Design Mesh, start of the top module:
module Mesh( 
  input         clock, 
  input  [7:0]  io_in_a_0_0, 
  input  [7:0]  io_in_a_1_0, 
  input  [7:0]  io_in_a_2_0, 
  input  [7:0]  io_in_a_3_0, 
  input  [7:0]  io_in_d_0_0, 
  input  [7:0]  io_in_d_1_0, 
  input  [7:0]  io_in_d_2_0, 
  input  [7:0]  io_in_d_3_0, 
  input  [15:0]  io_in_b_0_0, 
  input  [15:0]  io_in_b_1_0, 
  input  [15:0]  io_in_b_2_0, 
  input  [15:0]  io_in_b_3_0, 
  input         io_in_control_0_0_propagate, 
  input         io_in_control_1_0_propagate, 
  input         io_in_control_2_0_propagate, 
  input         io_in_control_3_0_propagate, 
  output reg [15:0] io_out_c_0_0, 
  output reg [15:0] io_out_c_1_0, 
  output reg [15:0] io_out_c_2_0, 
  output reg [15:0] io_out_c_3_0
 );
For scale: about 1100 flip-flops, roughly 200 I/O pins.
clock: 3.98 ns
lec_check: 0
cap_margin: 20
cell_pad_in_sites_detail_placement: 1
cell_pad_in_sites_global_placement: 0
core_aspect_ratio: 1.4
core_margin: 8
core_utilization: 59
cts_cluster_size: 31
max_routing_layer: met4
place_density_lb_addon: 0.22
setup_slack_margin: 0.1
slew_margin: 40
run.sh (not shown) runs the stock make flow with config.mk's settings and CLKGATE_MAP_FILE=.
The first run aborted during 4_1_cts.
Edit:
- CELL_PAD_IN_SITES_DETAIL_PLACEMENT: 1 -> unset
- CELL_PAD_IN_SITES_GLOBAL_PLACEMENT: 0 -> unset
- CORE_ASPECT_RATIO: 1.4 -> unset
- CORE_MARGIN: 8 -> 2
- CORE_UTILIZATION: 59 -> 40
- CTS_CLUSTER_SIZE: 31 -> unset
- MAX_ROUTING_LAYER: met4 -> unset
- PLACE_DENSITY: unset -> 0.6
- PLACE_DENSITY_LB_ADDON: 0.22 -> unset
- SETUP_SLACK_MARGIN: 0.1 -> unset
- SLEW_MARGIN: 40 -> 20
- clock period: 3.98 -> 5.79 ns (I/O delays scaled with it)
After rerunning: The changed run finished clean; synthesized cell count is unchanged; synthesized area is unchanged; die size goes up by 38%.
Edit:
- CORE_UTILIZATION: 40 -> 72
- CTS_CLUSTER_SIZE: unset -> 57
- PLACE_DENSITY: 0.6 -> 0.65
- clock period: 5.79 -> 3.45 ns (I/O delays scaled with it)
What happened: The new run produced a layout that fails on setup timing. Die area falls by 44%. Core utilization rises by 50 points. Count of clock-buffer cells in the layout falls by 10.
Edit:
- CTS_CLUSTER_DIAMETER: unset -> 30
- CTS_CLUSTER_SIZE: 57 -> 75
- SETUP_SLACK_MARGIN: unset -> 1.04
- clock period: 3.45 -> 4.5 ns (I/O delays scaled with it)
Outcome: With this change the flow aborted during 5_1_grt; synthesized cell count is unchanged; area after synthesis is unchanged; die size is unchanged.
Edit:
- CTS_CLUSTER_DIAMETER: 30 -> unset
- CTS_CLUSTER_SIZE: 75 -> unset
- SETUP_SLACK_MARGIN: 1.04 -> unset
- clock period: 4.5 -> 4.12 ns (I/O delays scaled with it)
=> This time the run produced a layout that fails on setup timing. Synthesized cell count is unchanged. Die area is unchanged. Synthesized area is unchanged.

---

Starting RTL as in the previous note.
export LEC_CHECK = 0
export ABC_AREA = 1
export CAP_MARGIN = 20
export CORE_MARGIN = 2
export CORE_UTILIZATION = 72
export CTS_CLUSTER_SIZE = 97
export HOLD_SLACK_MARGIN = 0.3
export PLACE_DENSITY = 0.6
export SETUP_SLACK_MARGIN = 0.26
export SLEW_MARGIN = 20
create_clock -name core_clock -period 1.97 [get_ports {clock}]
The first run did not get past global routing with GRT-0116.
Then changed:
- ABC_AREA: 1 -> not set
- CTS_CLUSTER_SIZE: 97 -> 75
- HOLD_SLACK_MARGIN: 0.3 -> not set
- PLACE_DENSITY: 0.6 -> 0.65
- SETUP_SLACK_MARGIN: 0.26 -> 0.34
- clock period: 1.97 -> 4.5 ns (I/O delays scaled with it)
What happened: This time the run completed and failed the layout checks on negative setup slack. Area after synthesis goes down by 4.4%. Die size goes down by 4.4%. Synthesized cell count goes down by 29%.
Then changed:
- CORE_UTILIZATION: 72 -> 58
- CTS_CLUSTER_SIZE: 75 -> not set
- PLACE_DENSITY: 0.65 -> 0.6
- SETUP_SLACK_MARGIN: 0.34 -> not set
- clock period: 4.5 -> 2.27 ns (I/O delays scaled with it)
Effect: The new run finished but fails on negative setup slack; synthesized cell count does not change; first-iteration DRC count drops by 52%; via count fell by 8.8%; worst setup slack is worse by 2.0 ns; clock skew is higher by 0.0043 ns; maximum frequency came out higher by 5.8%; routed wire length drops by 21%; core utilization shrinks by 16 points; non-clock buffer count rose by 378; clock-buffer cell count came out higher by 10.
Then changed:
- CORE_UTILIZATION: 58 -> 72
- PLACE_DENSITY: 0.6 -> 0.65
- clock period: 2.27 -> 4.04 ns (I/O delays scaled with it)
What happened: The changed run ran to the end with violations: negative setup slack. Final cell count falls by 3.7%. Cell area rises by 1.5%. Hold slack is better by 0.27 ns. Die area falls by 19%. Wire length rises by 70%. Via count rises by 27%. Register-to-register slack is better by 1.3 ns. Setup slack is better by 1.3 ns.
Then changed:
- CAP_MARGIN: 20 -> 15
- CTS_CLUSTER_SIZE: not set -> 79
- SETUP_SLACK_MARGIN: not set -> 0.97
- clock period: 4.04 -> 5.15 ns (I/O delays scaled with it)
After rerunning: Now the flow passed the timing, DRC and antenna checks. Wire length went down by a quarter to a third. Cell area goes down by a few percent. Utilization drops by 4.7 points. Cell count went down by a few percent. Global-route usage went down by 5.9 points. Die size does not change.
Then changed:
- CAP_MARGIN: 15 -> 20
- SETUP_SLACK_MARGIN: 0.97 -> -0.39
- clock period: 5.15 -> 4.0 ns (I/O delays scaled with it)
=> This time the run finished but fails on negative setup slack. Critical path depth went up by 2. Maximum frequency drops by 0.45%. Design area climbs by 1.7%. Core utilization grows by 1.6 points. Setup slack is worse by 1.2 ns. Global-route usage goes up by 4.1 points. Wire length rose by 10%.

---

== run A ==
Mesh again, from the RTL that the note above started with.
clock: 5.2 ns
lec_check: 0
cap_margin: 20
cell_pad_in_sites_global_placement: 2
core_margin: 2
core_utilization: 40
cts_cluster_diameter: 64
gpl_timing_driven: 0
place_density: 0.6
slew_margin: 20
Run A finished every stage and its layout cleared the timing, DRC and antenna checks.
#### Input delta (run B over run A)
==> flow/config.mk <==
export PLATFORM = sky130hd
export DESIGN_NAME = Mesh
export DESIGN_NICKNAME = Mesh
export VERILOG_FILES = /design/flow/design.v
export SDC_FILE = /design/flow/constraint.sdc
export NUM_CORES = 4
export LEC_CHECK = 0
export CAP_MARGIN = 20
export CORE_MARGIN = 2
export CORE_UTILIZATION = 64
export SETUP_SLACK_MARGIN = 0.79
export SLEW_MARGIN = 20
==> flow/constraint.sdc <==
create_clock -name core_clock -period 4.19 [get_ports {clock}]
set_input_delay 0.8380 -clock core_clock [delete_from_list [all_inputs] [get_ports {clock}]]
set_output_delay 0.8380 -clock core_clock [all_outputs]
set_load 0.01 [all_outputs]
--- outcome ---
The flow for run B finished, though final verification flagged setup timing. Run B against run A: non-filler instance count after layout shows a reduction of 113, shortest clock period the worst path allows after layout fell by 0.35 ns. Y dimension of the die (run B vs. run A) decreases by more than 10%. [compare] base=run A new=run B: floorplan die area went down about 37%; multi-input gate share of total cell area went down 1.3 points; mean routed wirelength per cell went up about 3.2%; synthesis-to-layout area growth went up 14 points; post-route standard cell area excluding fillers went up 12%. The global-route wire length before repair in run B sits about 0.5% below the value recorded for run A.
Changes in run C relative to run B:
diff --git a/flow/config.mk b/flow/config.mk
--- a/flow/config.mk
+++ b/flow/config.mk
@@ -8,5 +8,6 @@
 export CAP_MARGIN = 20
 export CORE_MARGIN = 2
-export CORE_UTILIZATION = 64
-export SETUP_SLACK_MARGIN = 0.79
+export CORE_UTILIZATION = 72
+export CTS_CLUSTER_SIZE = 55
+export PLACE_DENSITY = 0.65
 export SLEW_MARGIN = 20
==> flow/constraint.sdc <==
create_clock -name core_clock -period 2.82 [get_ports {clock}]
set_input_delay 0.5640 -clock core_clock [delete_from_list [all_inputs] [get_ports {clock}]]
set_output_delay 0.5640 -clock core_clock [all_outputs]
set_load 0.01 [all_outputs]
--- outcome ---
Diff run B -> run C | number of standard cells in the final layout excluding fillers | decrease of 71. met2 track demand over resource in global routing was higher in run C than in run B. The global-route wire length before repair in run B is 0.813 times that in run C. Taking run B as the reference, in run C via total after detailed routing went up, peak per-stage delay on the critical path went up, via count of the first global-routing pass went up, relative area of clock buffers and inverters in the final design did not really move. Run C -> stages 100% | layout checks FAIL | setup timing. Run C: transition time at the pin with the least slew margin 0.41 ns above run B. When run C is measured against run B, its final critical-path required period turns out 1.02 ns higher. Comparing run B and run C, the higher insertion delay at the late pin of the worst-skew pair is on run C.
> inputs changed (run C -> run D)
diff --git a/flow/config.mk b/flow/config.mk
--- a/flow/config.mk
+++ b/flow/config.mk
@@ -6,8 +6,8 @@
 export NUM_CORES = 4
 export LEC_CHECK = 0
-export CAP_MARGIN = 20
+export CAP_MARGIN = 15
 export CORE_MARGIN = 2
 export CORE_UTILIZATION = 72
-export CTS_CLUSTER_SIZE = 55
+export CTS_CLUSTER_DIAMETER = 105
 export PLACE_DENSITY = 0.65
 export SLEW_MARGIN = 20
==> flow/constraint.sdc <==
create_clock -name core_clock -period 4.12 [get_ports {clock}]
set_input_delay 0.8240 -clock core_clock [delete_from_list [all_inputs] [get_ports {clock}]]
set_output_delay 0.8240 -clock core_clock [all_outputs]
set_load 0.01 [all_outputs]
Findings:
Complete run, failing final checks: run D, reason setup timing.
Per the comparison of run D with run C, global-route usage lower, cell count now smaller.
The core of run D is less densely filled than that of run C.
[compare] base=run C new=run D: post-layout instance area down about 2%.
Comparing run D and run C, the higher count of antenna diodes in the layout is on run C.
Run D ends up with lower count of clock-buffer cells in the layout than run C does.
In the metrics for run D and run C, the one carrying the higher number of cells on the worst hold path is run C.
Delta (run D minus run C): fmax picked up an extra about 12%; total wire length -about 20%; largest stage delay on the critical path saw a decrease.
[inputs] run E vs run D
diff --git a/flow/config.mk b/flow/config.mk
--- a/flow/config.mk
+++ b/flow/config.mk
@@ -6,8 +6,9 @@
 export NUM_CORES = 4
 export LEC_CHECK = 0
-export CAP_MARGIN = 15
+export CAP_MARGIN = 20
 export CORE_MARGIN = 2
 export CORE_UTILIZATION = 72
-export CTS_CLUSTER_DIAMETER = 105
+export CTS_CLUSTER_SIZE = 79
 export PLACE_DENSITY = 0.65
+export SETUP_SLACK_MARGIN = 0.92
 export SLEW_MARGIN = 20
==> flow/constraint.sdc <==
create_clock -name core_clock -period 3.14 [get_ports {clock}]
set_input_delay 0.6280 -clock core_clock [delete_from_list [all_inputs] [get_ports {clock}]]
set_output_delay 0.6280 -clock core_clock [all_outputs]
set_load 0.01 [all_outputs]
Findings:
Run E: it failed with a tool error in global routing, so there are no final results. As far as core area goes, run D and run E are indistinguishable; the numbers are identical. Run D -> run E: mean instance size in the synthesized netlist delta 0, exact match. Compared with run D, in run E area fraction in and, or, nand and nor cells flat; cell total after placement has increased; minimum setup slack after placement shows a reduction of 0.93 ns; number of gates given a new drive strength after cts rose by 69; full die area stayed essentially flat. Re aoi/oai-family share of the synthesized area: no difference whatsoever between run D and run E. The estimated wirelength of the detail-placed design was comparable across run D and run E.
Modified inputs, run F compared to run E
diff --git a/flow/config.mk b/flow/config.mk
--- a/flow/config.mk
+++ b/flow/config.mk
@@ -8,7 +8,5 @@
 export CAP_MARGIN = 20
 export CORE_MARGIN = 2
-export CORE_UTILIZATION = 72
-export CTS_CLUSTER_SIZE = 79
-export PLACE_DENSITY = 0.65
-export SETUP_SLACK_MARGIN = 0.92
+export CORE_UTILIZATION = 40
+export PLACE_DENSITY = 0.6
 export SLEW_MARGIN = 20
==> flow/constraint.sdc <==
create_clock -name core_clock -period 5.2 [get_ports {clock}]
set_input_delay 1.0400 -clock core_clock [delete_from_list [all_inputs] [get_ports {clock}]]
set_output_delay 1.0400 -clock core_clock [all_outputs]
set_load 0.01 [all_outputs]
==> comparison <==
Run F: full flow OK, the timing, DRC and antenna checks passed. Run F — HPWL after detailed placement about 6% lower, run E as reference. Placeable core region (lower): run E. Max quantity of gates resized following cts across run E and run F: run E. Die area was lower in the run labelled run E.
